**design/flow/constraint.sdc**
```tcl
create_clock -name core_clock -period 8.2 [get_ports {clk}]
set_input_delay 1.6400 -clock core_clock [delete_from_list [all_inputs] [get_ports {clk}]]
set_output_delay 1.6400 -clock core_clock [all_outputs]
set_load 0.01 [all_outputs]
```
**design/flow/design.v**
```verilog
module CLBP
#(
    parameter INT_WIDTH     = 9,
    parameter FRAC_WIDTH    = 16
)
(
    input                                       clk,
    input                                       rst,
    input                                       enable,
    output reg  [11:0]                          gray_addr,
    output reg                                  gray_OE,
    input       [7:0]                           gray_data,
    output reg  [11:0]                          lbp_addr,
    output reg                                  lbp_WEN,
    output reg  [7:0]                           lbp_data,
    output reg  [(INT_WIDTH+FRAC_WIDTH)-1:0]    theta,  
    output reg                                  theta_valid,
    input       [(INT_WIDTH+FRAC_WIDTH)-1:0]    cos_data,
    input                                       cos_valid,
    input       [(INT_WIDTH+FRAC_WIDTH)-1:0]    sin_data,
    input                                       sin_valid,
    output reg                                  finish
    );  
    parameter state_bit = 4;
    reg [state_bit-1:0] cur_state;
    reg [state_bit-1:0] next_state;
    localparam [state_bit-1:0] UNENABLE = 4'd0;
    localparam [state_bit-1:0] READY = 4'd1;
    localparam [state_bit-1:0] WAIT_AND_READ = 4'd2;
    localparam [state_bit-1:0] BILINEAR_INTERPOLATION = 4'd3;
    localparam [state_bit-1:0] WRITE = 4'd4;
    localparam [state_bit-1:0] FINISH = 4'd5;
    reg [11:0] addr;
    reg [7:0] center_value;
    reg [3:0] counter;
    reg [2:0] k;
    reg signed [(INT_WIDTH+FRAC_WIDTH)-1:0] rx;
    reg signed [(INT_WIDTH+FRAC_WIDTH)-1:0] ry;
    reg signed [(INT_WIDTH+FRAC_WIDTH)-1:0] x_1;
    reg signed [(INT_WIDTH+FRAC_WIDTH)-1:0] x_2;
    reg signed [(INT_WIDTH+FRAC_WIDTH)-1:0] y_1;
    reg signed [(INT_WIDTH+FRAC_WIDTH)-1:0] y_2;
    reg signed [(INT_WIDTH+FRAC_WIDTH)-1:0] tx;
    reg signed [(INT_WIDTH+FRAC_WIDTH)-1:0] ty;
    reg signed [((INT_WIDTH+FRAC_WIDTH)*2)-1:0] w;  
    reg signed [((INT_WIDTH+FRAC_WIDTH)*2+8)-1:0] neighbor;  
    parameter [(INT_WIDTH+FRAC_WIDTH)-1:0] PI = 25'd205887;
    parameter signed [(INT_WIDTH+FRAC_WIDTH)-1:0] ONE = 25'd65536;
    parameter signed [(INT_WIDTH+FRAC_WIDTH)-1:0] ZERO = 25'd0;
	always @(posedge clk or posedge rst) begin
        if (rst) begin
            cur_state <= UNENABLE;
            addr <= 12'd0;
            gray_addr <= 12'd0;
            gray_OE <= 1'd0;
            lbp_addr <= 12'd0;
            lbp_WEN <= 1'd0;
            lbp_data <= 8'd0;
			theta_valid<= 1'd0;
            finish <= 1'd0;
        end
        else begin
            cur_state <= next_state;
            case (cur_state)
                UNENABLE: begin
                    addr <= 12'd0;
                    gray_addr <= 12'd0;
                    gray_OE <= 1'd0;
                    lbp_addr <= 12'd0;
                    lbp_WEN <= 1'd0;
                    lbp_data <= 8'd0;
                    theta_valid<= 1'd0;
                    finish <= 1'd0;
                end
                READY: begin
                    center_value <= 8'd0;  
                    gray_addr <= addr;
                    gray_OE <= 1'd1;
                    theta <= 25'd0;
                    theta_valid <= 1'd0;
                    lbp_addr <= 12'd0;
                    lbp_WEN <= 1'd0;
                    lbp_data <= 8'd0;
                    counter <= 4'd0;
                    k <= 3'd0;
                end
                WAIT_AND_READ: begin
                    if (counter == 4'd1) begin 
                        counter <= 4'd0;  
						center_value <= gray_data;
                    end
                    else
                        counter <= 4'd1;  
                end
                BILINEAR_INTERPOLATION: begin
                    if (counter == 4'd11)
                        counter <= 4'd0;
                    else
                        counter <= counter + 4'd1;
                    case (counter)
                        4'd0: begin
                            theta_valid <= 1'd1;
                            theta <= ((PI << 1) * k) >>> 3;
                            neighbor <= 58'd0;
                        end
                        4'd2: begin
                            if (cos_data == 25'd65535) 
                                rx <= ONE;
                            else if (cos_data == -25'd65535) 
                                rx <= -ONE;
                            else 
                                rx <= cos_data;
                            if (sin_data == 25'd65535) 
                                ry <= ONE;
                            else if (sin_data == -25'd65535)
                                ry <= -ONE;
                            else 
                                ry <= sin_data;
                        end
                        4'd3: begin
                            rx <= rx * 3'd3;  
                            ry <= -(ry * 3'd3);  
                        end
                        4'd4: begin
                            x_1 <= {rx[24:16], 16'd0};
                            x_2 <= (rx[15:0]) ? {rx[24:16] + 9'd1, 16'd0} : rx;
                            y_1 <= {ry[24:16], 16'd0};
                            y_2 <= (ry[15:0]) ? {ry[24:16] + 9'd1, 16'd0} : ry;
                        end
                        4'd5: begin
                            if (x_1[24] == 1'd0 && y_1[24] == 1'd0) begin
                                gray_addr <= addr + {y_1[21:16], x_1[21:16]};
                            end
                            else if (x_1[24] == 1'd1 && y_1[24] == 1'd0) begin
                                gray_addr <= addr + {y_1[21:16], 6'd0} - {4'd0, (~x_1[23:16]+8'd1)};
                            end
                            else if (x_1[24] == 1'd0 && y_1[24] == 1'd1) begin
                                gray_addr <= addr - {(~y_1[23:16]+8'd1) << 6} + {6'd0, x_1[21:16]};
                            end
                            else begin
                                gray_addr <= addr - {(~y_1[23:16]+8'd1) << 6} - {4'd0, (~x_1[23:16]+8'd1)};
                            end
                            tx <= rx - x_1;
                            ty <= ry - y_1;
                        end
                        4'd6: begin
                            if (x_1[24] == 1'd0 && y_2[24] == 1'd0) begin
                                gray_addr <= addr + {y_2[21:16], x_1[21:16]};
                            end
                            else if (x_1[24] == 1'd1 && y_2[24] == 1'd0) begin
                                gray_addr <= addr + {y_2[21:16], 6'd0} - {4'd0, (~x_1[23:16]+8'd1)};
                            end
                            else if (x_1[24] == 1'd0 && y_2[24] == 1'd1) begin
                                gray_addr <= addr - {(~y_2[23:16]+8'd1) << 6} + {6'd0, x_1[21:16]};
                            end
                            else begin
                                gray_addr <= addr - {(~y_2[23:16]+8'd1) << 6} - {4'd0, (~x_1[23:16]+8'd1)};
                            end
                            w <= {25'd0, (ONE - tx)} * {25'd0, (ONE - ty)};
                        end
                        4'd7: begin
                            if (x_2[24] == 1'd0 && y_1[24] == 1'd0) begin
                                gray_addr <= addr + {y_1[21:16], x_2[21:16]};
                            end
                            else if (x_2[24] == 1'd1 && y_1[24] == 1'd0) begin
                                gray_addr <= addr + {y_1[21:16], 6'd0} - {4'd0, (~x_2[23:16]+8'd1)};
                            end
                            else if (x_2[24] == 1'd0 && y_1[24] == 1'd1) begin
                                gray_addr <= addr - {(~y_1[23:16]+8'd1) << 6} + {6'd0, x_2[21:16]};
                            end
                            else begin
                                gray_addr <= addr - {(~y_1[23:16]+8'd1) << 6} - {4'd0, (~x_2[23:16]+8'd1)};
                            end
                            neighbor <= neighbor + gray_data * w[40:16];
                            w <= {25'd0, tx} * {25'd0, (ONE - ty)};
                        end
                        4'd8: begin
                            if (x_2[24] == 1'd0 && y_2[24] == 1'd0) begin
                                gray_addr <= addr + {y_2[21:16], x_2[21:16]};
                            end
                            else if (x_2[24] == 1'd1 && y_2[24] == 1'd0) begin
                                gray_addr <= addr + {y_2[21:16], 6'd0} - {4'd0, (~x_2[23:16]+8'd1)};
                            end
                            else if (x_2[24] == 1'd0 && y_2[24] == 1'd1) begin
                                gray_addr <= addr - {(~y_2[23:16]+8'd1) << 6} + {6'd0, x_2[21:16]};
                            end
                            else begin
                                gray_addr <= addr - {(~y_2[23:16]+8'd1) << 6} - {4'd0, (~x_2[23:16]+8'd1)};
                            end
                            neighbor <= neighbor + gray_data * w[40:16];
                            w <= {25'd0, (ONE - tx)} * {25'd0, ty};
                        end
                        4'd9: begin
                            neighbor <= neighbor + gray_data * w[40:16];
                            w <= {25'd0, tx} * {25'd0, ty};
                        end
                        4'd10: begin
                            neighbor <= neighbor + gray_data * w[40:16]; 
                        end
                        4'd11: begin
                            if (neighbor[15]) begin
                                if ((neighbor[23:16]+8'd1) >= center_value)
                                    lbp_data[k] <= 1'd1;
                            end
                            else begin
                                if (neighbor[23:16] >= center_value)
                                    lbp_data[k] <= 1'd1;
                            end
                            if (k < 3'd7) begin
                                k <= k + 3'd1;
                            end
						end
						default: begin
						end
                    endcase
                end
                WRITE: begin
                    if (k == 3'd0) begin
                        lbp_WEN <= 1'd1;
                        lbp_data <= 8'd0;
                        lbp_addr <= addr;
                    end
                    else begin
                        lbp_WEN <= 1'd1;
                        lbp_addr <= addr;
                    end
                    addr <= addr + 12'd1;
                end
                FINISH: begin
                    finish <= 1'd1;
                end
            endcase
        end
    end
    always @(*) begin
        case (cur_state)
            UNENABLE: begin
                if (enable) 
                    next_state = READY;
                else
                    next_state = UNENABLE;
            end
            READY: begin
                if (addr[11:6] == 6'd0  || addr[11:6] == 6'd1  || addr[11:6] == 6'd2 ||
                        addr[5:0] == 6'd0   || addr[5:0] == 6'd1   || addr[5:0] == 6'd2  || 
                        addr[5:0] == 6'd61  || addr[5:0] == 6'd62  || addr[5:0] == 6'd63 || 
                        addr[11:6] == 6'd61 || addr[11:6] == 6'd62 || addr[11:6] == 6'd63) begin
                    next_state = WRITE;
                end
                else begin
                    next_state = WAIT_AND_READ;
                end
            end
            WAIT_AND_READ: begin
                if (counter == 4'd1)
                    next_state = BILINEAR_INTERPOLATION;
                else
                    next_state = WAIT_AND_READ;
            end
            BILINEAR_INTERPOLATION: begin
                if (k == 3'd7 && counter == 4'd11)
                    next_state = WRITE;
                else
                    next_state = BILINEAR_INTERPOLATION;
            end
            WRITE: begin
                if (addr == 12'd4095) begin
                    next_state = FINISH;
                end 
                else begin
                    next_state = READY;
                end
            end
            FINISH: begin
                next_state = UNENABLE;
            end
            default: begin
                next_state = UNENABLE;
            end
        endcase
    end
endmodule
module HCU(
    input               clk,
    input               rst,
    input               mode,
    input               enable,
    input   [3:0]       gridX,
    input   [3:0]       gridY,
    output  reg         lbp_ren,
    output  reg [11:0]  lbp_addr,
    input       [7:0]   lbp_rdata,
    output  reg         hist_wen_train,
    output  reg [7:0]   hist_wdata_train,
    output  reg [20:0]  hist_addr_train, 
    output  reg         hist_ren_train,
    input   [7:0]       hist_rdata_train,
    output  reg         hist_wen_predict,
    output  reg [7:0]   hist_wdata_predict,
    output  reg [13:0]  hist_addr_predict,
    output  reg         hist_ren_predict,
    input   [7:0]       hist_rdata_predict,
    output  reg         done
    );
	parameter state_bit = 4;
    reg [state_bit-1:0] cur_state;
    reg [state_bit-1:0] next_state;
    localparam [state_bit-1:0] UNENABLE = 4'd0;
    localparam [state_bit-1:0] INITIAL_HIST = 4'd1;
    localparam [state_bit-1:0] INITIAL_HIST_ADDR = 4'd2;
    localparam [state_bit-1:0] INITIAL_HIST_END = 4'd3;
    localparam [state_bit-1:0] SEND_LBP_ADDR = 4'd4;
    localparam [state_bit-1:0] WAIT_LBP_DATA = 4'd5;
    localparam [state_bit-1:0] SEND_HIST_ADDR = 4'd6;
    localparam [state_bit-1:0] WAIT_HIST_DATA = 4'd7;
    localparam [state_bit-1:0] WRITE_HIST_DATA = 4'd8;
    localparam [state_bit-1:0] NEXT_ADDR = 4'd9;
    reg [11:0] lbp_addr_counter; 
    reg [20:0] hist_addr_counter; 
    always @(posedge clk or posedge rst) begin
        if (rst) begin
            cur_state <= UNENABLE;
            lbp_ren <= 1'd0;
            lbp_addr <= 12'd0;
            hist_wen_train <= 1'd0;
            hist_wdata_train <= 8'd0;
            hist_addr_train <= 21'd0;
            hist_ren_train <= 1'd0;
            hist_wen_predict <= 1'd0;
            hist_wdata_predict <= 8'd0;
            hist_addr_predict <= 14'd0;
            hist_ren_predict <= 1'd0;
            lbp_addr_counter <= 12'd0;
            hist_addr_counter <= 21'd0;
			done <= 1'd0;
        end
        else begin
            cur_state <= next_state;
            case (cur_state)
                UNENABLE: begin
                    lbp_ren <= 1'd0;
                    lbp_addr <= 12'd0;
                    done <= 1'd0;
                    if (mode) begin
                        hist_addr_counter <= 21'd0;
                        hist_addr_predict <= hist_addr_counter;
                    end
                    else begin
                        hist_addr_train <= hist_addr_counter;
                    end
                end
                INITIAL_HIST: begin
                    if (mode) begin
                        hist_wen_predict <= 1'd1;
                        hist_wdata_predict <= 8'd0;
                    end
                    else begin
                        hist_wen_train <= 1'd1;
                        hist_wdata_train <= 8'd0;
                    end
                end
                INITIAL_HIST_ADDR: begin
                    if (mode) begin
                        hist_addr_predict <= hist_addr_predict + 14'd1;
                    end
                    else begin
                        hist_addr_train <= hist_addr_train + 21'd1;
                    end
                end
                INITIAL_HIST_END: begin
                    if (mode) begin
                        hist_wen_predict <= 1'd0;
                    end
                    else begin
                        hist_wen_train <= 1'd0;
                    end
                end
                SEND_LBP_ADDR: begin
                    lbp_ren <= 1'd1;
                end
                SEND_HIST_ADDR: begin
                    lbp_ren <= 1'd0;
                    if (mode) begin
                        hist_addr_predict <= hist_addr_counter[13:0] + {6'd0, lbp_rdata}; 
                    end
                    else begin
                        hist_addr_train <= hist_addr_counter + {13'd0, lbp_rdata}; 
                    end
                end
                WAIT_HIST_DATA: begin
                    if (mode) begin
                        hist_ren_predict <= 1'd1;
                    end
                    else begin
                        hist_ren_train <= 1'd1;
                    end
                end
                WRITE_HIST_DATA: begin
                    if (mode) begin
                        hist_ren_predict <= 1'd0;
                        hist_wen_predict <= 1'd1;
                        hist_wdata_predict <= hist_rdata_predict + 8'd1;
                    end
                    else begin
                        hist_ren_train <= 1'd0;
                        hist_wen_train <= 1'd1;
                        hist_wdata_train <= hist_rdata_train + 8'd1;
                    end
                end
                NEXT_ADDR: begin
                    if (mode) begin
                        hist_wen_predict <= 1'd0; 
                    end
                    else begin
                        hist_wen_train <= 1'd0; 
                    end
                    if (lbp_addr == 12'd4095) begin 
                        lbp_addr <= lbp_addr + 12'd1;
                        lbp_addr_counter <= lbp_addr + 12'd1;
                        hist_addr_counter <= hist_addr_counter + 21'd256; 
                        done <= 1'd1;
                    end
                    else if (lbp_addr[8:0] == 9'd511) begin 
                        lbp_addr <= lbp_addr + 12'd1;
                        lbp_addr_counter <= lbp_addr + 12'd1;
                        hist_addr_counter <= hist_addr_counter + 21'd256; 
                    end
                    else if (lbp_addr[8:0] == lbp_addr_counter[8:0] + 9'd455) begin 
                        lbp_addr <= lbp_addr_counter + 12'd8;
                        lbp_addr_counter <= lbp_addr_counter + 12'd8;
                        hist_addr_counter <= hist_addr_counter + 21'd256; 
                    end
                    else if (lbp_addr[2:0] == lbp_addr_counter[2:0] + 3'd7) begin 
                        lbp_addr <= lbp_addr + 12'd57;
                    end
                    else begin 
                        lbp_addr <= lbp_addr + 12'd1;
                    end
                end
                default: ;
            endcase
        end
    end
    always @(*) begin
        case (cur_state)
            UNENABLE: begin
                if (enable) 
                    next_state = INITIAL_HIST;
                else
                    next_state = UNENABLE;
            end
            INITIAL_HIST: begin
                if (mode) begin
                    if (hist_addr_predict == 14'd16383) begin
                        next_state = INITIAL_HIST_END;
                    end
                    else begin
                        next_state = INITIAL_HIST_ADDR;
                    end
                end
                else begin
                    if (hist_addr_train == hist_addr_counter + 21'd16383) begin
                        next_state = INITIAL_HIST_END;
                    end
                    else begin
                        next_state = INITIAL_HIST_ADDR;
                    end
                end
            end
            INITIAL_HIST_ADDR: begin
                next_state = INITIAL_HIST;
            end
            INITIAL_HIST_END: begin
                next_state = SEND_LBP_ADDR;
            end
            SEND_LBP_ADDR: begin
                next_state = SEND_HIST_ADDR;
            end
            SEND_HIST_ADDR: begin
                next_state = WAIT_HIST_DATA;
            end
            WAIT_HIST_DATA: begin
                next_state = WRITE_HIST_DATA;
            end
            WRITE_HIST_DATA: begin
                next_state = NEXT_ADDR;
            end
            NEXT_ADDR: begin
                if (lbp_addr == 12'd4095) begin 
                    next_state = UNENABLE;
                end
                else begin
                    next_state = SEND_LBP_ADDR;
                end
            end
            default: begin
                next_state = UNENABLE;
            end
        endcase
    end
endmodule
module DCU(
    input               clk,
    input               rst,
    input               enable,
    input   [20:0]      hist_addr_offset,
    output  reg [20:0]  hist_addr_train,
    output  reg         hist_ren_train,
    input   [7:0]       hist_rdata_train, 
    output  reg [13:0]  hist_addr_predict,
    output  reg         hist_ren_predict,
    input   [7:0]       hist_rdata_predict, 
    output  reg [17:0]  distance, 
    output  reg         valid
);
    parameter state_bit = 3;
    reg [state_bit-1:0] cur_state;
    reg [state_bit-1:0] next_state;
    localparam [state_bit-1:0] UNENABLE = 3'd0;
    localparam [state_bit-1:0] INITIAL_HIST_ADDR = 3'd1;
    localparam [state_bit-1:0] WAIT_HIST_DATA = 3'd2;
    localparam [state_bit-1:0] CAL_DISTANCE = 3'd3;
    localparam [state_bit-1:0] FINISH = 3'd4;
    always @(posedge clk or posedge rst) begin
        if (rst) begin
            cur_state <= UNENABLE;
            hist_addr_train <= 21'd0;
            hist_ren_train <= 1'd0;
            hist_addr_predict <= 14'd0;
            hist_ren_predict <= 1'd0;
            distance <= 18'd0;
            valid <= 1'd0;
        end
        else begin
            cur_state <= next_state;
            case (cur_state)
                UNENABLE: begin
                    hist_addr_train <= 21'd0; 
                    hist_ren_train <= 1'd0;
                    hist_addr_predict <= 14'd0;
                    hist_ren_predict <= 1'd0;
                    distance <= 18'd0;
                    valid <= 1'd0;
                end
                INITIAL_HIST_ADDR: begin 
                    hist_addr_train <= hist_addr_offset;
                end
                WAIT_HIST_DATA: begin
                    hist_ren_train <= 1'd1;
                    hist_ren_predict <= 1'd1;
                end
                CAL_DISTANCE: begin
                    hist_addr_train <= hist_addr_train + 21'd1;
                    hist_ren_train <= 1'd0;
                    hist_addr_predict <= hist_addr_predict + 14'd1;
                    hist_ren_predict <= 1'd0;
                    distance <= distance + ((hist_rdata_predict - hist_rdata_train) * (hist_rdata_predict - hist_rdata_train));
                end
                FINISH: begin
                    valid <= 1'd1;
                end
                default: ;
            endcase
        end
    end
    always @(*) begin
        case (cur_state)
            UNENABLE: begin
                if (enable) begin
                    next_state = INITIAL_HIST_ADDR;
                end
                else begin
                    next_state = UNENABLE;
                end
            end
            INITIAL_HIST_ADDR: begin
                next_state = WAIT_HIST_DATA;
            end
            WAIT_HIST_DATA: begin 
                next_state = CAL_DISTANCE;
            end
            CAL_DISTANCE: begin
                if (hist_addr_predict == 14'd16383) begin
                    next_state = FINISH;
                end
                else begin
                    next_state = WAIT_HIST_DATA;
                end
            end
            FINISH: begin
                next_state = UNENABLE;
            end
            default: begin
                next_state = UNENABLE;
            end
        endcase
    end
endmodule   
module Comparator(
    input                   clk,
    input                   rst,
    input                   enable,
    input   [7:0]           histcount,
    input                   dcu_valid,
    input   [17:0]          distance,
    input   [4:0]           id,
    output  reg             id_ren,
    output  reg [7:0]       id_counter, 
    output  reg             dcu_enable,
    output  reg [4:0]       label,
    output  reg [17:0]      minDistance,
    output  reg [20:0]      hist_addr_offset,
    output  reg             done
);
    parameter state_bit = 3;
    reg [state_bit-1:0] cur_state;
    reg [state_bit-1:0] next_state;
    localparam [state_bit-1:0] UNENABLE = 3'd0;
    localparam [state_bit-1:0] DCU_ENABLE = 3'd1;
    localparam [state_bit-1:0] DCU_PROC = 3'd2;
    always @(posedge clk or posedge rst) begin
        if (rst) begin
            cur_state <= UNENABLE;
            id_ren <= 1'd0;
            id_counter <= 8'd0;
            label <= 5'd0;
            minDistance <= 18'd0;
            hist_addr_offset <= 21'd0;
            done <= 1'd0;
        end
        else begin
            cur_state <= next_state;
            case (cur_state)
                UNENABLE: begin
                    id_ren <= 1'd0;
                    id_counter <= 8'd0;
                    minDistance <= 18'd262143; 
                    hist_addr_offset <= 21'd0;
                    done <= 1'd0;
                end
                DCU_ENABLE: begin
                    hist_addr_offset <= {id_counter[6:0], 14'd0}; 
                    id_ren <= 1'd1;
                end
                DCU_PROC: begin
                    if (dcu_valid) begin
                        if (distance < minDistance) begin
                            minDistance <= distance; 
                            label <= id;
                        end
                        if (id_counter + 8'd1 == histcount) begin
                            done <= 1'd1;
                        end
                        id_ren <= 1'd0;
                        id_counter <= id_counter + 8'd1;
                    end
                end
                default: ;
            endcase
        end
    end
    always @(*) begin
        case (cur_state)
            UNENABLE: begin
                if (enable) begin
                    next_state = DCU_ENABLE;
                end
                else begin
                    next_state = UNENABLE;
                end
            end
            DCU_ENABLE: begin
                next_state = DCU_PROC;
            end
            DCU_PROC: begin
                if (dcu_valid) begin
                    if (id_counter + 8'd1 == histcount) begin
                        next_state = UNENABLE;
                    end
                    else begin
                        next_state = DCU_ENABLE;
                    end
                end
                else begin
                    next_state = DCU_PROC;
                end
            end
            default: next_state = UNENABLE;
        endcase
    end
    always @(*) begin
        case (cur_state)
            DCU_ENABLE: dcu_enable = 1'd1;
            default: dcu_enable = 1'd0;
        endcase
    end
endmodule
module Controller(
    input               clk,
    input               rst,
    input               mode,
    input               enable,
    input               valid,
    input   [4:0]       id,
    output  reg [7:0]   id_addr,
    output  reg [4:0]   id_wdata,
    output  reg         id_wen,
	output	reg			lbp_enable,
	input   			lbp_finish,
	output  reg			ram_clbp,
    input   [3:0]       gridX_i,     
    input   [3:0]       gridY_i,        
    output  reg         hcu_enable,
    output  reg [3:0]   gridX_o,
    output  reg [3:0]   gridY_o,  
    input               hcu_finish,      
    input               comparator_finish,
    output  reg         comparator_enable,
    output  reg         ram_comp
);
    parameter state_bit = 3;
    reg [state_bit-1:0] cur_state;
    reg [state_bit-1:0] next_state;
    localparam [state_bit-1:0] UNENABLE = 3'd0;
    localparam [state_bit-1:0] CLBP_ENABLE = 3'd1;
    localparam [state_bit-1:0] CLBP_PROC = 3'd2;
    localparam [state_bit-1:0] HCU_TRAIN_ENABLE = 3'd3;
    localparam [state_bit-1:0] HCU_TRAIN_PROC = 3'd4;
    localparam [state_bit-1:0] WAIT_ID_VALID = 3'd5;
    localparam [state_bit-1:0] COMPARATOR_ENABLE = 3'd6;
    localparam [state_bit-1:0] COMPARATOR_PROC = 3'd7;
    always @(posedge clk or posedge rst) begin
        if (rst) begin
            cur_state <= UNENABLE;
            gridX_o <= 4'd0; 
            gridY_o <= 4'd0; 
            id_addr <= 8'd0;
            id_wdata <= 5'd0;
            id_wen <= 1'd0;
        end
        else begin
            cur_state <= next_state;
            case (cur_state)
                UNENABLE: begin
                    gridX_o <= 4'd8; 
                    gridY_o <= 4'd8; 
                    id_wdata <= id; 
                end
                CLBP_ENABLE: begin
                    if (mode == 1'd0) begin
                        id_wen <= 1'd1;
                    end
                end
                CLBP_PROC: begin
                    if (mode == 1'd0) begin
                        id_wen <= 1'd0;
                    end
                end
                HCU_TRAIN_ENABLE: begin
                    if (mode == 1'd0) begin
                        id_addr <= id_addr + 8'd1;
                    end
                end
                HCU_TRAIN_PROC: begin
                end
                WAIT_ID_VALID: begin
                    id_wdata <= id; 
                end
                COMPARATOR_ENABLE: begin
                end
                COMPARATOR_PROC: begin
                end
                default: ;
            endcase
        end
    end
    always @(*) begin
        case (cur_state)
            UNENABLE: begin
                if (enable) begin
                    next_state = CLBP_ENABLE;
                end
                else begin
                    next_state = UNENABLE;
                end
            end
            CLBP_ENABLE: begin
				next_state = CLBP_PROC;
            end
            CLBP_PROC: begin
                if (lbp_finish) begin
                    next_state = HCU_TRAIN_ENABLE;
                end
                else begin
                    next_state = CLBP_PROC;
                end
            end
            HCU_TRAIN_ENABLE: begin
                next_state = HCU_TRAIN_PROC;
            end
            HCU_TRAIN_PROC: begin
                if (hcu_finish) begin
                    next_state = WAIT_ID_VALID;
                end
                else begin
                    next_state = HCU_TRAIN_PROC;
                end
            end
            WAIT_ID_VALID: begin
                if (mode) begin
                    next_state = COMPARATOR_ENABLE;
                end
                else begin
                    next_state = CLBP_ENABLE;
                end
            end
            COMPARATOR_ENABLE: begin
                next_state = COMPARATOR_PROC;
            end
            COMPARATOR_PROC: begin
                if (comparator_finish) begin
                    next_state = CLBP_ENABLE;
                end
                else begin
                    next_state = COMPARATOR_PROC;
                end
            end
            default: next_state = UNENABLE;
        endcase
    end
    always @(*) begin
        case (cur_state)
            CLBP_ENABLE: begin
                lbp_enable = 1'd1;
            end
            default: begin
                lbp_enable = 1'd0;
            end
        endcase
    end
    always @(*) begin
        case (cur_state)
            HCU_TRAIN_ENABLE, HCU_TRAIN_PROC: ram_clbp = 1'd1;
            default: ram_clbp = 1'd0;
        endcase
    end
    always @(*) begin
        case (cur_state)
            HCU_TRAIN_ENABLE: hcu_enable = 1'd1;
            default: hcu_enable = 1'd0;
        endcase
    end
    always @(*) begin
        case (cur_state)
            COMPARATOR_ENABLE: comparator_enable = 1'd1;
            default: comparator_enable = 1'd0;
        endcase
    end
    always @(*) begin
        case (cur_state)
            COMPARATOR_ENABLE, COMPARATOR_PROC: ram_comp = 1'd1;
            default: ram_comp = 1'd0;
        endcase
    end
endmodule
module top(
    input           clk,
    input           rst,
    input           enable,
    input           mode,
    input           valid, 
    input   [4:0]   id,
    input   [3:0]   gridX,
    input   [3:0]   gridY,
	output 	[11:0]	gray_addr,
	output			gray_ren,
	input	[7:0]	gray_rdata,
    output  [11:0]  lbp_addr,
    output          lbp_wen,
	output			lbp_ren,
    input   [7:0]   lbp_rdata,
	output	[7:0] 	lbp_wdata,
	output	[24:0]	theta,
	output			theta_valid,
	input	[24:0]	cos_data,
	input			cos_valid,
	input	[24:0]	sin_data,
	input			sin_valid,
	output			lbp_finish,
    output  [7:0]   id_addr,
    output  [4:0]   id_wdata,
    output          id_wen,
    output          id_ren,
    input   [4:0]   id_rdata,
    output  [20:0]  hist_addr_train,
    output  [7:0]   hist_wdata_train,
    output          hist_wen_train,
    output          hist_ren_train,
    input   [7:0]   hist_rdata_train,
    output  [13:0]  hist_addr_predict,
    output  [7:0]   hist_wdata_predict,
    output          hist_wen_predict,
    output          hist_ren_predict,
    input   [7:0]   hist_rdata_predict,  
    output          hcu_finish,
    output          done,
    output  [4:0]   label,
    output  [17:0]  minDistance
);
    wire clbp_enable;
    wire [11:0] clbp_lbp_addr;
    wire clbp_lbp_wen;
    wire [7:0] clbp_lbp_wdata;
    wire hcu_enable;
    wire hcu_lbp_ren;
    wire [11:0] hcu_lbp_addr;
    wire [20:0] hcu_hist_addr_train;
    wire hcu_hist_ren_train;
    wire [13:0] hcu_hist_addr_predict;
    wire hcu_hist_ren_predict;
    wire [3:0] gridX_o;
    wire [3:0] gridY_o;
    wire dcu_enable;
    wire [20:0] dcu_hist_addr_train;
    wire dcu_hist_ren_train;
    wire [13:0] dcu_hist_addr_predict;
    wire dcu_hist_ren_predict;
    wire comparator_finish;
    wire comparator_enable;
    wire ram_comp;
    wire ram_clbp;
    wire [7:0] controller_id_addr;
    wire [7:0] comparator_id_addr;
    wire [20:0] hist_addr_offset;
    wire [17:0] distance;
    wire dcu_valid;
    CLBP M1(.clk(clk), .rst(rst), .enable(clbp_enable), 
            .gray_addr(gray_addr), .gray_OE(gray_ren), .gray_data(gray_rdata),
            .lbp_addr(clbp_lbp_addr), .lbp_WEN(clbp_lbp_wen), .lbp_data(clbp_lbp_wdata), 
            .theta(theta), .theta_valid(theta_valid),
            .cos_data(cos_data), .cos_valid(cos_valid), .sin_data(sin_data), .sin_valid(sin_valid),
            .finish(lbp_finish));
    HCU M2(.clk(clk), .rst(rst), .mode(mode), .enable(hcu_enable), .gridX(gridX_o), .gridY(gridY_o), 
           .lbp_ren(hcu_lbp_ren), .lbp_addr(hcu_lbp_addr), .lbp_rdata(lbp_rdata), 
           .hist_wen_train(hist_wen_train), .hist_wdata_train(hist_wdata_train), .hist_addr_train(hcu_hist_addr_train), .hist_ren_train(hcu_hist_ren_train), .hist_rdata_train(hist_rdata_train),
           .hist_wen_predict(hist_wen_predict), .hist_wdata_predict(hist_wdata_predict), .hist_addr_predict(hcu_hist_addr_predict), .hist_ren_predict(hcu_hist_ren_predict), .hist_rdata_predict(hist_rdata_predict),
           .done(hcu_finish));
    Controller M3(.clk(clk), .rst(rst), .mode(mode), .enable(enable), .valid(valid),
                  .id(id), .id_addr(controller_id_addr), .id_wdata(id_wdata), .id_wen(id_wen),
                  .lbp_enable(clbp_enable), .lbp_finish(lbp_finish), .ram_clbp(ram_clbp),
                  .gridX_i(gridX), .gridY_i(gridY), .hcu_enable(hcu_enable), .gridX_o(gridX_o), .gridY_o(gridY_o), .hcu_finish(hcu_finish),      
                  .comparator_finish(done), .comparator_enable(comparator_enable), .ram_comp(ram_comp));
    DCU M4(.clk(clk), .rst(rst), .enable(dcu_enable), .hist_addr_offset(hist_addr_offset),
           .hist_addr_train(dcu_hist_addr_train), .hist_ren_train(dcu_hist_ren_train), .hist_rdata_train(hist_rdata_train),
           .hist_addr_predict(dcu_hist_addr_predict), .hist_ren_predict(dcu_hist_ren_predict), .hist_rdata_predict(hist_rdata_predict), 
           .distance(distance), .valid(dcu_valid));
    Comparator M5(.clk(clk), .rst(rst), .enable(comparator_enable),
                  .histcount(controller_id_addr), .dcu_valid(dcu_valid), .distance(distance),
                  .id(id_rdata), .id_ren(id_ren), .id_counter(comparator_id_addr), 
                  .dcu_enable(dcu_enable), .label(label), .minDistance(minDistance), .hist_addr_offset(hist_addr_offset), .done(done));
    assign lbp_addr = (ram_clbp) ? hcu_lbp_addr : clbp_lbp_addr;
    assign lbp_wen = (ram_clbp) ? 1'd0 : clbp_lbp_wen;
    assign lbp_wdata = (ram_clbp) ? 8'd0 : clbp_lbp_wdata;
    assign lbp_ren = (ram_clbp) ? hcu_lbp_ren : 1'd0;
    assign hist_addr_train = (ram_comp) ? dcu_hist_addr_train : hcu_hist_addr_train;
    assign hist_ren_train = (ram_comp) ? dcu_hist_ren_train : hcu_hist_ren_train;
    assign hist_addr_predict = (ram_comp) ? dcu_hist_addr_predict : hcu_hist_addr_predict;
    assign hist_ren_predict = (ram_comp) ? dcu_hist_ren_predict : hcu_hist_ren_predict;
    assign id_addr = (ram_comp) ? comparator_id_addr : controller_id_addr;
endmodule
```
**design/flow/run.sh**
```bash
#!/bin/bash
# the make line also repeats each setting of config.mk as NAME=value (left out here)
make -C /OpenROAD-flow-scripts/flow DESIGN_CONFIG=/design/flow/config.mk WORK_HOME=/design/flow/orfs CLKGATE_MAP_FILE= finish
```
**design/flow/config.mk**
```make
export PLATFORM = sky130hd
export DESIGN_NAME = top
export DESIGN_NICKNAME = top
export VERILOG_FILES = /design/flow/design.v
export SDC_FILE = /design/flow/constraint.sdc
export NUM_CORES = 4
export LEC_CHECK = 0
export CAP_MARGIN = 0
export CELL_PAD_IN_SITES_DETAIL_PLACEMENT = 2
export CELL_PAD_IN_SITES_GLOBAL_PLACEMENT = 3
export CORE_MARGIN = 2
export CORE_UTILIZATION = 57
export HOLD_SLACK_MARGIN = 0.14
export MAX_ROUTING_LAYER = met5
export MIN_ROUTING_LAYER = met2
export SETUP_SLACK_MARGIN = 2.23
export SLEW_MARGIN = 20
export TNS_END_PERCENT = 85
```
==> summary.txt, run 1 <==
Post-Synth XOR/XNOR Area - 5.05%
Syn Inst Count - 12,666
Number of enable flip-flop cells - 210
Failed at - 3_1_place_gp_skip_io
Dominant comb cell - adder cells
Init Core Util - 57.2%
DIE WIDTH - 448 µm
MUX area fraction - 0.851%
Cell count listed in synth_stat.txt - 12,666
Area leader, netlist - fa_1
Simple Share, Synth - 15.8%
Adder-cell share of the synthesized area - 48.2%
Stop err - [ERROR GPL-0301] Utilization 112.484 % exceeds 100%.
Die span in y - 448 µm
Post-synth seq share - 11.9%
Chip area - 201,000 µm²
Run status - did not finish
# rows - 163
Synth Flop Type - dfrtp_1
Distinct lib cells - 84
FFs w/ async S/R, synth - 57.3%
Yosys warnings - 5
FF+latch count, synth - 492
Top-count cell post-synth - inv_1
Top cells by count, synth - inv_1, fa_1, nand2_1, ha_1, and2_1
Synthesized area - 113,000 µm²
YS chip area - 113,000 µm²
Core area - 197,000 µm²
Ao+oa area frac - 7.38%
Synth area leaders - fa_1, ha_1, inv_1
Max-area cell share - 38.2%
Avg Cell Area, Syn - 8.88 µm²
==> run 2, diff against run 1 <==
CAP_MARGIN = 20   (was 0)
CORE_ASPECT_RATIO = 1.74   (was not set)
CORE_UTILIZATION = 17   (was 57)
HOLD_SLACK_MARGIN = 0.19   (was 0.14)
PLACE_DENSITY = 0.59   (was not set)
SETUP_SLACK_MARGIN = -0.81   (was 2.23)
SLEW_MARGIN = 15   (was 20)
TNS_END_PERCENT = 70   (was 85)
clock period = 11.1 ns   (was 8.2 ns; I/O delays follow)
==> summary.txt, run 2 <==
Clock latency (worst-skew pair) - 790 ps
Setup ws final - 200 ps
DIE WIDTH - 621 µm (was 448 µm)
Critical R2R Capture - M1.w[34]$_DFFE_PP_
GRT overflow - 0
Syn Inst Count - 12,666 (unchanged)
Core area - 661,000 µm² (was 197,000 µm²)
Number of top-level pins - 264
Top-count cell post-synth - inv_1 (unchanged)
Avg Vias per Cell - 5.53
Most frequent CP cell - fa_1
# rows - 394 (was 163)
Worst setup SP type - register
Synthesized area - 113,000 µm² (unchanged)
DR DRC count - 0
Final worst path period share - 98.2%
Top cells by count, synth - inv_1, fa_1, nand2_1, ha_1, and2_1 (unchanged)
Capture point of the critical path - M1.w[34]$_DFFE_PP_
CTS tree - built
Post-route antenna net violation count - 0
Vias - 119,400
Clk. pwr - 2250 µW
Ao+oa area frac - 7.38% (unchanged)
Hold Vio Cnt, Final - 0
Dominant comb cell - adder cells (unchanged)
Int Power - 6430 µW
Tool warnings - 85
Init Core Util - 17.0% (was 57.2%)
Reg2reg setup slack - 200 ps
Worst Path Arrival - 11,430 ps
YS chip area - 113,000 µm² (unchanged)
P_sw - 5720 µW
Area Growth Syn to Fin - 15.2%
Reg area - 13,400 µm²
Post-CTS setup buffers - 0
Worst EP required - 11,630 ps
Chip area - 669,000 µm² (was 201,000 µm²)
Fin Setup TNS - 0 ps
Min-Delay Endpoint - M2.cur_state[4]$_DFF_PP0_
H-tree Lvls - 2
Clock transition at path regs - 70 ps
MUX area fraction - 0.851% (unchanged)
FMAX - 91.7 MHz
Hold Buf Count CTS - 0
Post-Synth XOR/XNOR Area - 5.05% (unchanged)
Sequential share of power - 17.8%
Slew HR - 9.27%
Number of max-cap violations - 0
Hpwl dp - 420 mm
R2r startpoint - M1.tx[1]$_DFFE_PP_
Cell count listed in synth_stat.txt - 12,666 (unchanged)
HP Start - M2.cur_state[2]$_DFF_PP0_
Leak Pwr - 0.0599 µW
Critical path's slowest cell - xor2_4
Reg2Reg Depth - 32
WL/cell - 24.7 µm
GP Congestion - 0.955
Crit path depth - 32
Largest net degree at the start of global routing - 123
Sw Share - 47.1%
Final setup violation count - 0
Yosys warnings - 5 (unchanged)
Fill cells - 76,291
Top delay family on crit path - adder cells
Power density cells - 93.7 nW/µm²
Vias in the first global route - 145,553
Avg Cell Area, Syn - 8.88 µm² (unchanged)
Comb pwr - 7740 µW
Detailed Route Iter0 Violations - 15,924
Critical path's largest stage delay - 820 ps
Post-Layout Cell Count - 21,588
Simple Share, Synth - 15.8% (unchanged)
Synth area leaders - fa_1, ha_1, inv_1 (unchanged)
Area leader, netlist - fa_1 (unchanged)
Detailed Route WL - 534 mm
# resized after CTS - 0
Nets - 15,827
Worst VDD drop - 0.000533 V
Tmin final - 10,900 ps
Post-synth seq share - 11.9% (unchanged)
Gate power share - 63.7%
First-pass GRT wire length - 767 mm
Critical path buffers and inverters - 6
FF+latch count, synth - 492 (unchanged)
Gate Area - 87,900 µm²
Final Core Density - 19.6%
Num CTS Buffers - 58
Max-area cell share - 38.2% (unchanged)
Worst Skew - 74.6 ps
Hold/Removal Path Class - reg2reg
Root Buffer - clkbuf_16
Adder-cell share of the synthesized area - 48.2% (unchanged)
# clock sinks - 492
Dpl cells - 21,300
Clk buf depth - 3
Pwr top - combinational logic
Initial antenna violation count - 12
First-pass iteration count of the detailed router - 6
Post-place setup slack - 367 ps
Synth Flop Type - dfrtp_1 (unchanged)
Sequential power - 2160 µW
CP Capture Type - register
Number of enable flip-flop cells - 210 (unchanged)
Crit Path Category - reg2reg
Tot Pwr - 12,200 µW
FFs w/ async S/R, synth - 57.3% (unchanged)
Run status - no timing/DRC/antenna violations (was did not finish)
Distinct lib cells - 84 (unchanged)
Hold Path Stages - 0
Slew Viols, Final - 0
Clk network pwr share - 18.5%
Worst-Margin Slew - 1360 ps
Critical path fanouts, max - 17
Port buffer count - 245
Die span in y - 1.08 mm (was 448 µm)
Tot GR Track Use - 24.2%
Critical Path Start - M1.tx[1]$_DFFE_PP_
[run 2: area by class of cell]
class / count / share of cell area [%]
multi-input cells: 8957 / 67.8
clock inverters: 40 / 0.370
clock buffers: 70 / 1.22
repair buffers: 605 / 4.21
inverters: 2554 / 7.40
flip-flops and latches: 492 / 10.3
well taps: 8712 / 8.41
diodes: 158 / 0.305
[run 2: layer usage]
layer | routed length, µm | GRT usage (%) | vias to the layer above
li1 | - | - | 38568
met1 | 0 | - | 43273
met2 | 320000 | 33.9 | 35013
met3 | 171000 | 25.9 | 2504
met4 | 41600 | 5.19 | 42
met5 | 1320 | 2.80 | -
[run 2: per-stage QoR]
| stage | instance area, µm² | hold WS, ps |
|---|---|---|
| 2_1_floorplan | 113000 | 352 |
| 3_3_place_gp | 127000 | 379 |
| 3_5_place_dp | 127000 | 372 |
| 4_1_cts | 129000 | 395 |
| 5_1_grt | 129000 | 415 |
| 6_report | 130000 | 399 |
==> run 3, diff against run 2 <==
ABC_AREA = 1   (was not set)
CELL_PAD_IN_SITES_DETAIL_PLACEMENT = not set   (was 2)
CELL_PAD_IN_SITES_GLOBAL_PLACEMENT = not set   (was 3)
CORE_ASPECT_RATIO = not set   (was 1.74)
CORE_UTILIZATION = 72   (was 17)
CTS_CLUSTER_DIAMETER = 375   (was not set)
CTS_CLUSTER_SIZE = 98   (was not set)
HOLD_SLACK_MARGIN = not set   (was 0.19)
MAX_ROUTING_LAYER = not set   (was met5)
MIN_ROUTING_LAYER = not set   (was met2)
PLACE_DENSITY = 0.4   (was 0.59)
SETUP_SLACK_MARGIN = not set   (was -0.81)
SLEW_MARGIN = 20   (was 15)
TNS_END_PERCENT = not set   (was 70)
clock period = 5.9 ns   (was 11.1 ns; I/O delays follow)
==> summary.txt, run 3 <==
Num CTS Buffers - 9 (was 58)
Number of top-level pins - 264 (unchanged)
FFs w/ async S/R, synth - 57.3% (unchanged)
Area leader, netlist - fa_1 (unchanged)
H-tree Lvls - 1 (was 2)
YS chip area - 117,000 µm² (was 113,000 µm²)
Post-synth seq share - 11.4% (was 11.9%)
Dpl cells - 18,232 (was 21,300)
Failed at - 5_1_grt
Synthesized area - 117,000 µm² (was 113,000 µm²)
Init Core Util - 72.7% (was 17.0%)
GP Congestion - 1.11 (was 0.955)
Cell count listed in synth_stat.txt - 14,936 (was 12,666)
Post-Synth XOR/XNOR Area - 2.56% (was 5.05%)
Distinct lib cells - 83 (was 84)
Port buffer count - 245 (unchanged)
Dpl cell area - 133,000 µm² (was 127,000 µm²)
Synth area leaders - fa_1, inv_1, nand2_1 (was fa_1, ha_1, inv_1)
# rows - 147 (was 394)
Stop err - [ERROR GRT-0232] Routing congestion too high. Check the congestion heatmap in the GUI.
FF+latch count, synth - 492 (unchanged)
Dominant comb cell - adder cells (unchanged)
Chip area - 166,000 µm² (was 669,000 µm²)
Yosys warnings - 5 (unchanged)
Adder-cell share of the synthesized area - 46.4% (was 48.2%)
Root Buffer - clkbuf_16 (unchanged)
Top cells by count, synth - inv_1, nand2_1, fa_1, nor2_1, ha_1 (was inv_1, fa_1, nand2_1, ha_1, and2_1)
DIE WIDTH - 407 µm (was 621 µm)
Simple Share, Synth - 18.1% (was 15.8%)
Core area - 161,000 µm² (was 661,000 µm²)
Max-area cell share - 36.7% (was 38.2%)
Run status - did not finish (was no timing/DRC/antenna violations)
Syn Inst Count - 14,936 (was 12,666)
Hpwl dp - 349 mm (was 420 mm)
Avg Cell Area, Syn - 7.83 µm² (was 8.88 µm²)
GRT overflow - 5
# clock sinks - 492 (unchanged)
Synth Flop Type - dfrtp_1 (unchanged)
Tot GR Track Use - 71.1%
Die span in y - 407 µm (was 1.08 mm)
Clk buf depth - 3 (unchanged)
Ao+oa area frac - 7.58% (was 7.38%)
Number of enable flip-flop cells - 210 (unchanged)
MUX area fraction - 0.0802% (was 0.851%)
Top-count cell post-synth - inv_1 (unchanged)
-- run 3: layer usage --
metal,GRT usage (%),GRT overflow
met5,35.2,0
met4,65.1,1
met3,55.8,1
met2,87.5,3
met1,72.6,0
-- run 3: repair_timing --
item	4_1_cts
setup buffers	128
cloned	5
gates resized	578
endpoints found under the setup margin	49
hold buffers	0
pin swaps	300
-- run 3: stage by stage --
step                power (µW)  hold WS, ps  setup slack [ps]
CTS                      29100          444             -1930
global placement         22200          359             -2180
detailed placement       23700          386             -2290
floorplan                16200          352             -1280
==> run 4, diff against run 3 <==
ABC_AREA = not set   (was 1)
CELL_PAD_IN_SITES_DETAIL_PLACEMENT = 0   (was not set)
CELL_PAD_IN_SITES_GLOBAL_PLACEMENT = 1   (was not set)
CORE_UTILIZATION = 70   (was 72)
CTS_CLUSTER_DIAMETER = 114   (was 375)
CTS_CLUSTER_SIZE = 14   (was 98)
HOLD_SLACK_MARGIN = -0.08   (was not set)
MAX_ROUTING_LAYER = met5   (was not set)
PLACE_DENSITY = not set   (was 0.4)
SETUP_SLACK_MARGIN = 1.42   (was not set)
TNS_END_PERCENT = 40   (was not set)
clock period = 7.98 ns   (was 5.9 ns; I/O delays follow)
==> summary.txt, run 4 <==
Number of enable flip-flop cells - 210 (unchanged)
H-tree Lvls - 2 (was 1)
Hold/Removal Path Class - reg2reg
First-pass iteration count of the detailed router - 8
Worst VDD drop - 0.00113 V
Critical Path Start - M1.tx[1]$_DFFE_PP_
# clock sinks - 492 (unchanged)
Worst Skew - 75.4 ps
GRT overflow - 0
Post-route antenna net violation count - 0
Nets - 16,467
Adder-cell share of the synthesized area - 48.2% (was 46.4%)
Avg Cell Area, Syn - 8.88 µm² (was 7.83 µm²)
Pwr top - combinational logic
Synth Flop Type - dfrtp_1 (unchanged)
Tmin final - 9130 ps
Detailed Route WL - 343 mm
Number of top-level pins - 264 (unchanged)
Syn Inst Count - 12,666 (was 14,936)
YS chip area - 113,000 µm² (was 117,000 µm²)
Final setup violation count - 26
Reg2reg setup slack - -1150 ps
Avg Vias per Cell - 6.03
Hpwl dp - 268 mm (was 349 mm)
Most frequent CP cell - fa_1
Crit path depth - 33
Core area - 160,000 µm² (was 161,000 µm²)
Port buffer count - 245 (unchanged)
Hold Vio Cnt, Final - 0
Synthesized area - 113,000 µm² (was 117,000 µm²)
Leak Pwr - 0.0632 µW
Simple Share, Synth - 15.8% (was 18.1%)
Clock latency (worst-skew pair) - 700 ps
Root Buffer - clkbuf_16 (unchanged)
Ao+oa area frac - 7.38% (was 7.58%)
Crit Path Category - reg2reg
Worst setup SP type - register
Top-count cell post-synth - inv_1 (unchanged)
Final instance area - 127,000 µm²
Worst-Margin Slew - 1090 ps
Tool warnings - 89
Hold Path Stages - 0
Area Growth Syn to Fin - 12.8%
Vias - 93,111
FMAX - 110 MHz
Slew HR - 26.8%
Clk buf depth - 3 (unchanged)
Int Power - 10,600 µW
MUX area fraction - 0.851% (was 0.0802%)
FFs w/ async S/R, synth - 57.3% (unchanged)
GP Congestion - 1.08 (was 1.11)
Init Core Util - 70.3% (was 72.7%)
Top delay family on crit path - adder cells
Critical path buffers and inverters - 8
DIE WIDTH - 405 µm (was 407 µm)
Detailed Route Iter0 Violations - 8,851
Post-Synth XOR/XNOR Area - 5.05% (was 2.56%)
Capture point of the critical path - M1.w[38]$_DFFE_PP_
R2r startpoint - M1.tx[1]$_DFFE_PP_
Distinct lib cells - 84 (was 83)
Chip area - 164,000 µm² (was 166,000 µm²)
Worst EP required - 8400 ps
Final Core Density - 79.3%
Tot GR Track Use - 42.7%
Critical path's largest stage delay - 560 ps
Sequential share of power - 16.1%
Power density cells - 145 nW/µm²
First-pass GRT wire length - 541 mm
Clock transition at path regs - 70 ps
Cell count listed in synth_stat.txt - 12,666 (was 14,936)
Dominant comb cell - adder cells (unchanged)
Dpl cell area - 123,000 µm² (was 133,000 µm²)
Largest net degree at the start of global routing - 122
FF+latch count, synth - 492 (unchanged)
Comb pwr - 13,200 µW
Initial antenna violation count - 11
Post-synth seq share - 11.9% (was 11.4%)
HP Start - M2.cur_state[2]$_DFF_PP0_
Clk. pwr - 2270 µW
Top cells by count, synth - inv_1, fa_1, nand2_1, ha_1, and2_1 (was inv_1, nand2_1, fa_1, nor2_1, ha_1)
Failed Checks - setup timing
DR DRC count - 0
P_sw - 7800 µW
CP Capture Type - register
Fill cells - 10,815
Final worst path period share - 114%
Vias in the first global route - 98,994
Critical R2R Capture - M1.w[38]$_DFFE_PP_
Max-area cell share - 38.2% (was 36.7%)
Sequential power - 2970 µW
Critical path fanouts, max - 5
Synth area leaders - fa_1, ha_1, inv_1 (was fa_1, inv_1, nand2_1)
Run status - finished with violations (was did not finish)
Critical path's slowest cell - or4_4
Yosys warnings - 5 (unchanged)
Num CTS Buffers - 45 (was 9)
Worst Path Arrival - 9550 ps
CTS tree - built
Min-Delay Endpoint - M2.cur_state[4]$_DFF_PP0_
RSZ-0062 raised after global routing - yes
Slew Viols, Final - 0
Number of max-cap violations - 0
# rows - 147 (unchanged)
Gate power share - 71.5%
Setup ws final - -1150 ps
WL/cell - 22.2 µm
Sw Share - 42.4%
Area leader, netlist - fa_1 (unchanged)
Reg2Reg Depth - 33
Die span in y - 405 µm (was 407 µm)
Clk network pwr share - 12.3%
-- run 4: final cells by class --
class	instances	area [µm²]	share of cell area, %
Tap cell	2086	2610	2.06
Clock inverter	14	201	0.159
Sequential cell	492	13400	10.5
Timing Repair Buffer	1257	10900	8.55
Clock buffer	68	1220	0.963
Inverter	2554	9600	7.56
Antenna cell	2	5.00	0.00394
Multi-Input combinational cell	8958	89100	70.2
-- run 4: metal layers --
layer / vias up / global-route usage (%) / part of all wire, %
met5: - / 0 / 0.025
met4: 12 / 27.0 / 7.8
met3: 1362 / 8.08 / 10
met2: 5275 / 68.2 / 46
met1: 46553 / 53.7 / 36
li1: 39909 / - / -
-- run 4: through the flow --
stage / hold slack (ps) / power, µW / cells / setup slack [ps] / setup TNS (ps)
5_1_grt: 415 / 19900 / 15430 / -1360 / -26250
3_5_place_dp: 384 / 14900 / 15261 / -1420 / -33090
3_3_place_gp: 359 / 14500 / 15260 / -1240 / -27570
2_1_floorplan: 352 / 10600 / 12672 / -773 / -9050
4_1_cts: 397 / 18000 / 15392 / -988 / -16930
6_report: 394 / 18400 / 15431 / -1150 / -21090
-- run 4: timing repair --
item / CTS / global route
setup buffers: 48 / 34
endpoints found under the hold margin: 0 / 0
hold buffers: 0 / 0
pin swaps: 77 / 111
setup endpoints to repair: 49 / 46
cloned: 1 / 3
resized: 257 / 146
==> run 5, diff against run 4 <==
ABC_AREA = 1   (was not set)
CAP_MARGIN = 30   (was 20)
CELL_PAD_IN_SITES_DETAIL_PLACEMENT = 1   (was 0)
CELL_PAD_IN_SITES_GLOBAL_PLACEMENT = 2   (was 1)
CORE_ASPECT_RATIO = 0.99   (was not set)
CORE_UTILIZATION = 17   (was 70)
CTS_CLUSTER_DIAMETER = 98   (was 114)
CTS_CLUSTER_SIZE = 11   (was 14)
GPL_ROUTABILITY_DRIVEN = 0   (was not set)
HOLD_SLACK_MARGIN = 0.13   (was -0.08)
MIN_ROUTING_LAYER = met1   (was not set)
PLACE_DENSITY_LB_ADDON = 0.21   (was not set)
clock period = 7.7 ns   (was 7.98 ns; I/O delays follow)
==> summary.txt, run 5 <==
Final Core Density - 22.1% (was 79.3%)
Area leader, netlist - fa_1 (unchanged)
Dpl cells - 25,367 (was 15,261)
Clk buf depth - 3 (unchanged)
Critical path fanouts, max - 7 (was 5)
H-tree Lvls - 2 (unchanged)
Post-Synth XOR/XNOR Area - 2.56% (was 5.05%)
Critical path's slowest cell - fa_1 (was or4_4)
Clock transition at path regs - 70 ps (about the same)
Fin Setup TNS - -3250 ps (was -21,090 ps)
Syn Inst Count - 14,936 (was 12,666)
Simple Share, Synth - 18.1% (was 15.8%)
Area Growth Syn to Fin - 29.9% (was 12.8%)
Synthesized area - 117,000 µm² (was 113,000 µm²)
Detailed Route WL - 562 mm (was 343 mm)
Hold Path Stages - 0 (unchanged)
Critical R2R Capture - M1.w[34]$_DFFE_PP_ (was M1.w[38]$_DFFE_PP_)
Vias in the first global route - 113,939 (was 98,994)
Avg Cell Area, Syn - 7.83 µm² (was 8.88 µm²)
Leak Pwr - 0.0747 µW (was 0.0632 µW)
Min-Delay Endpoint - M2.cur_state[4]$_DFF_PP0_ (unchanged)
WL/cell - 21.9 µm (was 22.2 µm)
Reg2Reg Depth - 38 (was 33)
Hpwl dp - 477 mm (was 268 mm)
Clk network pwr share - 13.9% (was 12.3%)
Distinct lib cells - 83 (was 84)
Setup ws final - -269 ps (was -1150 ps)
# clock sinks - 492 (unchanged)
Avg Vias per Cell - 3.96 (was 6.03)
FFs w/ async S/R, synth - 57.3% (unchanged)
Cell count listed in synth_stat.txt - 14,936 (was 12,666)
Vias - 101,616 (was 93,111)
Worst Path Arrival - 8470 ps (was 9550 ps)
Worst VDD drop - 0.00132 V (was 0.00113 V)
Post-place setup slack - -1050 ps (was -1420 ps)
Top cells by count, synth - inv_1, nand2_1, fa_1, nor2_1, ha_1 (was inv_1, fa_1, nand2_1, ha_1, and2_1)
CTS tree - built (unchanged)
Initial antenna violation count - 29 (was 11)
Tot GR Track Use - 16.1% (was 42.7%)
Failed Checks - setup timing (unchanged)
Hold/Removal Path Class - reg2reg (unchanged)
Worst EP required - 8200 ps (was 8400 ps)
Top delay family on crit path - adder cells (unchanged)
FMAX - 125 MHz (was 110 MHz)
YS chip area - 117,000 µm² (was 113,000 µm²)
Root Buffer - clkbuf_16 (unchanged)
Clk. pwr - 3040 µW (was 2270 µW)
Synth Flop Type - dfrtp_1 (unchanged)
Pwr top - combinational logic (unchanged)
Number of enable flip-flop cells - 210 (unchanged)
Max-area cell share - 36.7% (was 38.2%)
RSZ-0062 raised after global routing - yes (unchanged)
Worst Skew - 69.8 ps (was 75.4 ps)
GRT overflow - 0 (unchanged)
DR DRC count - 0 (unchanged)
Tool warnings - 86 (was 89)
P_sw - 9560 µW (was 7800 µW)
Chip area - 695,000 µm² (was 164,000 µm²)
First-pass GRT wire length - 819 mm (was 541 mm)
Port buffer count - 245 (unchanged)
Run status - finished with violations (unchanged)
Number of max-cap violations - 0 (unchanged)
Crit path depth - 38 (was 33)
Num CTS Buffers - 59 (was 45)
First-pass iteration count of the detailed router - 5 (was 8)
Adder-cell share of the synthesized area - 46.4% (was 48.2%)
Number of top-level pins - 264 (unchanged)
Dominant comb cell - adder cells (unchanged)
Hold Vio Cnt, Final - 0 (unchanged)
Ao+oa area frac - 7.58% (was 7.38%)
Top-count cell post-synth - inv_1 (unchanged)
FF+latch count, synth - 492 (unchanged)
Gate power share - 72.9% (was 71.5%)
DIE WIDTH - 838 µm (was 405 µm)
Worst setup SP type - register (unchanged)
Sw Share - 43.8% (was 42.4%)
Tmin final - 7970 ps (was 9130 ps)
Detailed Route Iter0 Violations - 4,897 (was 8,851)
Power density cells - 144 nW/µm² (was 145 nW/µm²)
Nets - 19,628 (was 16,467)
Critical path buffers and inverters - 16 (was 8)
Sequential power - 2880 µW (was 2970 µW)
Sequential share of power - 13.2% (was 16.1%)
Init Core Util - 17.0% (was 70.3%)
Slew HR - 25.4% (was 26.8%)
Comb pwr - 15,900 µW (was 13,200 µW)
Synth area leaders - fa_1, inv_1, nand2_1 (was fa_1, ha_1, inv_1)
R2r startpoint - M1.tx[7]$_DFFE_PP_ (was M1.tx[1]$_DFFE_PP_)
Final worst path period share - 103% (was 114%)
Post-synth seq share - 11.4% (was 11.9%)
CP Capture Type - register (unchanged)
Core area - 687,000 µm² (was 160,000 µm²)
Largest net degree at the start of global routing - 122 (unchanged)
Post-Layout Cell Count - 25,675 (was 15,431)
Most frequent CP cell - fa_1 (unchanged)
Int Power - 12,300 µW (was 10,600 µW)
Clock latency (worst-skew pair) - 780 ps (was 700 ps)
# rows - 303 (was 147)
HP Start - M2.cur_state[2]$_DFF_PP0_ (unchanged)
Critical Path Start - M1.tx[7]$_DFFE_PP_ (was M1.tx[1]$_DFFE_PP_)
Capture point of the critical path - M1.w[34]$_DFFE_PP_ (was M1.w[38]$_DFFE_PP_)
MUX area fraction - 0.0802% (was 0.851%)
Worst-Margin Slew - 1110 ps (was 1090 ps)
Final setup violation count - 20 (was 26)
Die span in y - 829 µm (was 405 µm)
Post-route antenna net violation count - 0 (unchanged)
Hold Buf Count CTS - 0 (unchanged)
Yosys warnings - 5 (unchanged)
Critical path's largest stage delay - 600 ps (was 560 ps)
Slew Viols, Final - 0 (unchanged)
Reg2reg setup slack - -270 ps (was -1150 ps)
Crit Path Category - reg2reg (unchanged)
==> run 5: layout make-up <==
| class | count | area [µm²] |
|---|---|---|
| diodes | 10 | 25.0 |
| clock buffers | 88 | 1660 |
| clock inverters | 19 | 282 |
| fillers | 81210 | 535000 |
| inverters | 3669 | 13900 |
| multi-input cells | 10205 | 91800 |
| flip-flops and latches | 492 | 13400 |
| well taps | 9150 | 11400 |
| repair buffers | 2042 | 19400 |
==> run 5: what timing repair did <==
action | 4_1_cts | 5_1_grt
cloned | 8 | 5
pin swaps | 301 | 312
gates resized | 708 | 516
setup endpoints to repair | 52 | 50
setup buffers | 108 | 68
==> run 5: metrics by stage <==
step                      area, µm²  total power [µW]  hold WS [ps]
final                        152000             21800           372
after CTS                    149000             21500           367
after global placement       143000             17200           364
after global routing         152000             24200           396
after floorplan              117000             11100           352
after detailed placement     143000             16900           364
==> run 5: routing by layer <==
layer	wire length, µm	part of all wire, %	vias up	GRT usage, %
li1	-	-	47823	-
met1	260000	46	52463	21.8
met2	275000	49	1044	28.6
met3	13100	2.3	278	0.872
met4	13400	2.4	8	2.86
met5	57	0.010	-	0
==> run 6, diff against run 5 <==
ABC_AREA = not set   (was 1)
CAP_MARGIN = 20   (was 30)
CELL_PAD_IN_SITES_DETAIL_PLACEMENT = not set   (was 1)
CELL_PAD_IN_SITES_GLOBAL_PLACEMENT = not set   (was 2)
CORE_ASPECT_RATIO = not set   (was 0.99)
CORE_UTILIZATION = 72   (was 17)
CTS_CLUSTER_DIAMETER = not set   (was 98)
CTS_CLUSTER_SIZE = 61   (was 11)
GPL_ROUTABILITY_DRIVEN = not set   (was 0)
HOLD_SLACK_MARGIN = not set   (was 0.13)
MAX_ROUTING_LAYER = not set   (was met5)
MIN_ROUTING_LAYER = not set   (was met1)
PLACE_DENSITY_LB_ADDON = 0.0   (was 0.21)
SETUP_SLACK_MARGIN = 2.01   (was 1.42)
TNS_END_PERCENT = not set   (was 40)
clock period = 7.69 ns   (was 7.7 ns; I/O delays follow)
==> summary.txt, run 6 <==
Largest net degree at the start of global routing - 148 (was 122)
Critical R2R Capture - M1.w[37]$_DFFE_PP_ (was M1.w[34]$_DFFE_PP_)
Int Power - 15,000 µW (was 12,300 µW)
First-pass iteration count of the detailed router - 13 (was 5)
P_sw - 11,800 µW (was 9560 µW)
Vias in the first global route - 105,129 (was 113,939)
DIE WIDTH - 399 µm (was 838 µm)
Detailed Route Iter0 Violations - 12,862 (was 4,897)
Clock transition at path regs - 80 ps (was 70 ps)
RSZ-0062 raised after global routing - yes (unchanged)
Tool warnings - 86 (unchanged)
Clk network pwr share - 12.0% (was 13.9%)
Top-count cell post-synth - inv_1 (unchanged)
Final setup violation count - 26 (was 20)
Slew Viols, Final - 20 (was 0)
Syn Inst Count - 12,666 (was 14,936)
Fin Setup TNS - -40,060 ps (was -3250 ps)
Initial antenna violation count - 32 (was 29)
Top delay family on crit path - adder cells (unchanged)
Fill cells - 8,559 (was 81,210)
FFs w/ async S/R, synth - 57.3% (unchanged)
Hold Path Stages - 0 (unchanged)
Die span in y - 399 µm (was 829 µm)
Number of top-level pins - 264 (unchanged)
Ao+oa area frac - 7.38% (was 7.58%)
Area leader, netlist - fa_1 (unchanged)
YS chip area - 113,000 µm² (was 117,000 µm²)
GRT overflow - 0 (unchanged)
Failed Checks - capacitance limit, slew limit, setup timing (was setup timing)
Post-synth seq share - 11.9% (was 11.4%)
Worst VDD drop - 0.00160 V (was 0.00132 V)
Slew HR - -7.97% (was 25.4%)
Final worst path period share - 128% (was 103%)
Reg2reg setup slack - -2160 ps (was -270 ps)
Post-route antenna net violation count - 0 (unchanged)
Post-Synth XOR/XNOR Area - 5.05% (was 2.56%)
Clock latency (worst-skew pair) - 760 ps (was 780 ps)
Chip area - 159,000 µm² (was 695,000 µm²)
Number of enable flip-flop cells - 210 (unchanged)
Root Buffer - clkbuf_16 (unchanged)
Clk buf depth - 3 (unchanged)
WL/cell - 26.3 µm (was 21.9 µm)
FF+latch count, synth - 492 (unchanged)
GP Congestion - 1.06
Tot GR Track Use - 49.1% (was 16.1%)
Sw Share - 44.0% (was 43.8%)
# rows - 145 (was 303)
Max-area cell share - 38.2% (was 36.7%)
Number of max-cap violations - 2 (was 0)
Tmin final - 9850 ps (was 7970 ps)
Adder-cell share of the synthesized area - 48.2% (was 46.4%)
Simple Share, Synth - 15.8% (was 18.1%)
Synth Flop Type - dfrtp_1 (unchanged)
FMAX - 102 MHz (was 125 MHz)
Dominant comb cell - adder cells (unchanged)
Synthesized area - 113,000 µm² (was 117,000 µm²)
Critical path's largest stage delay - 650 ps (was 600 ps)
Avg Cell Area, Syn - 8.88 µm² (was 7.83 µm²)
Vias - 100,040 (was 101,616)
Init Core Util - 72.3% (was 17.0%)
Capture point of the critical path - M1.w[37]$_DFFE_PP_ (was M1.w[34]$_DFFE_PP_)
DR DRC count - 0 (unchanged)
Detailed Route WL - 409 mm (was 562 mm)
Worst Skew - 52.3 ps (was 69.8 ps)
Cell count listed in synth_stat.txt - 12,666 (was 14,936)
Port buffer count - 245 (unchanged)
Crit Path Category - reg2reg (unchanged)
MUX area fraction - 0.851% (was 0.0802%)
Pwr top - combinational logic (unchanged)
Comb pwr - 20,400 µW (was 15,900 µW)
Hpwl dp - 288 mm (was 477 mm)
Num CTS Buffers - 58 (was 59)
Core area - 156,000 µm² (was 687,000 µm²)
Crit path depth - 34 (was 38)
CP Capture Type - register (unchanged)
Reg2Reg Depth - 34 (was 38)
# clock sinks - 492 (unchanged)
Worst-Margin Slew - 1610 ps (was 1110 ps)
Most frequent CP cell - fa_1 (unchanged)
Hold_ws - 380 ps (was 372 ps)
CTS tree - built (unchanged)
Nets - 16,605 (was 19,628)
Yosys warnings - 5 (unchanged)
Hold/Removal Path Class - reg2reg (unchanged)
Leak Pwr - 0.0647 µW (was 0.0747 µW)
Area Growth Syn to Fin - 16.2% (was 29.9%)
Avg Vias per Cell - 6.42 (was 3.96)
Worst EP required - 8160 ps (was 8200 ps)
Sequential power - 3130 µW (was 2880 µW)
Critical path buffers and inverters - 10 (was 16)
Critical path's slowest cell - fa_1 (unchanged)
Hold Buf Count CTS - 0 (unchanged)
Distinct lib cells - 84 (was 83)
Clk. pwr - 3190 µW (was 3040 µW)
R2r startpoint - M1.ty[1]$_DFFE_PP_ (was M1.tx[7]$_DFFE_PP_)
Power density cells - 204 nW/µm² (was 144 nW/µm²)
Gate power share - 76.3% (was 72.9%)
Critical Path Start - M1.ty[1]$_DFFE_PP_ (was M1.tx[7]$_DFFE_PP_)
Critical path fanouts, max - 5 (was 7)
Run status - finished with violations (unchanged)
Setup ws final - -2160 ps (was -269 ps)
Min-Delay Endpoint - M4.cur_state[4]$_DFF_PP0_ (was M2.cur_state[4]$_DFF_PP0_)
Synth area leaders - fa_1, ha_1, inv_1 (was fa_1, inv_1, nand2_1)
Worst Path Arrival - 10,320 ps (was 8470 ps)
First-pass GRT wire length - 591 mm (was 819 mm)
Worst setup SP type - register (unchanged)
Top cells by count, synth - inv_1, fa_1, nand2_1, ha_1, and2_1 (was inv_1, nand2_1, fa_1, nor2_1, ha_1)
Sequential share of power - 11.7% (was 13.2%)
HP Start - M4.cur_state[2]$_DFF_PP0_ (was M2.cur_state[2]$_DFF_PP0_)
Hold Vio Cnt, Final - 0 (unchanged)
H-tree Lvls - 2 (unchanged)
run 6: layer usage:
metal,vias up,track usage (%),routed length [µm]
met5,-,0,585
met4,42,41.4,47300
met3,3012,13.9,55100
met2,8306,75.7,178000
met1,48472,57.0,128000
li1,40208,-,-
run 6: layout make-up:
type,count,area [µm²],share of cell area [%]
clock inverters,42,536,0.410
clock buffers,66,1500,1.15
flip-flops and latches,492,13400,10.2
inverters,2554,9620,7.36
multi-input cells,8959,90600,69.3
repair buffers,1381,12400,9.52
well taps,2058,2570,1.97
diodes,20,50.0,0.0383
run 6: timing repair:
item | in CTS | in global routing
buffers inserted | 104 | 65
resized | 395 | 270
endpoints found under the hold margin | 0 | 0
cloned | 8 | 1
setup endpoints to repair | 53 | 54
pin swaps | 242 | 248
run 6: stage by stage:
step | utilization (%) | cell area (µm²) | std cells | total power (µW) | setup WS [ps]
after floorplan | - | 114000 | 12672 | 11500 | -1040
after global placement | 79.8 | 124000 | 15264 | 15600 | -1630
after detailed placement | 79.8 | 124000 | 15266 | 16400 | -1780
after CTS | 82.8 | 129000 | 15486 | 22400 | -1410
after global routing | 84.0 | 131000 | 15561 | 27600 | -2220
final | 84.0 | 131000 | 15572 | 26700 | -2160
Power and IR drop assume default switching activity.
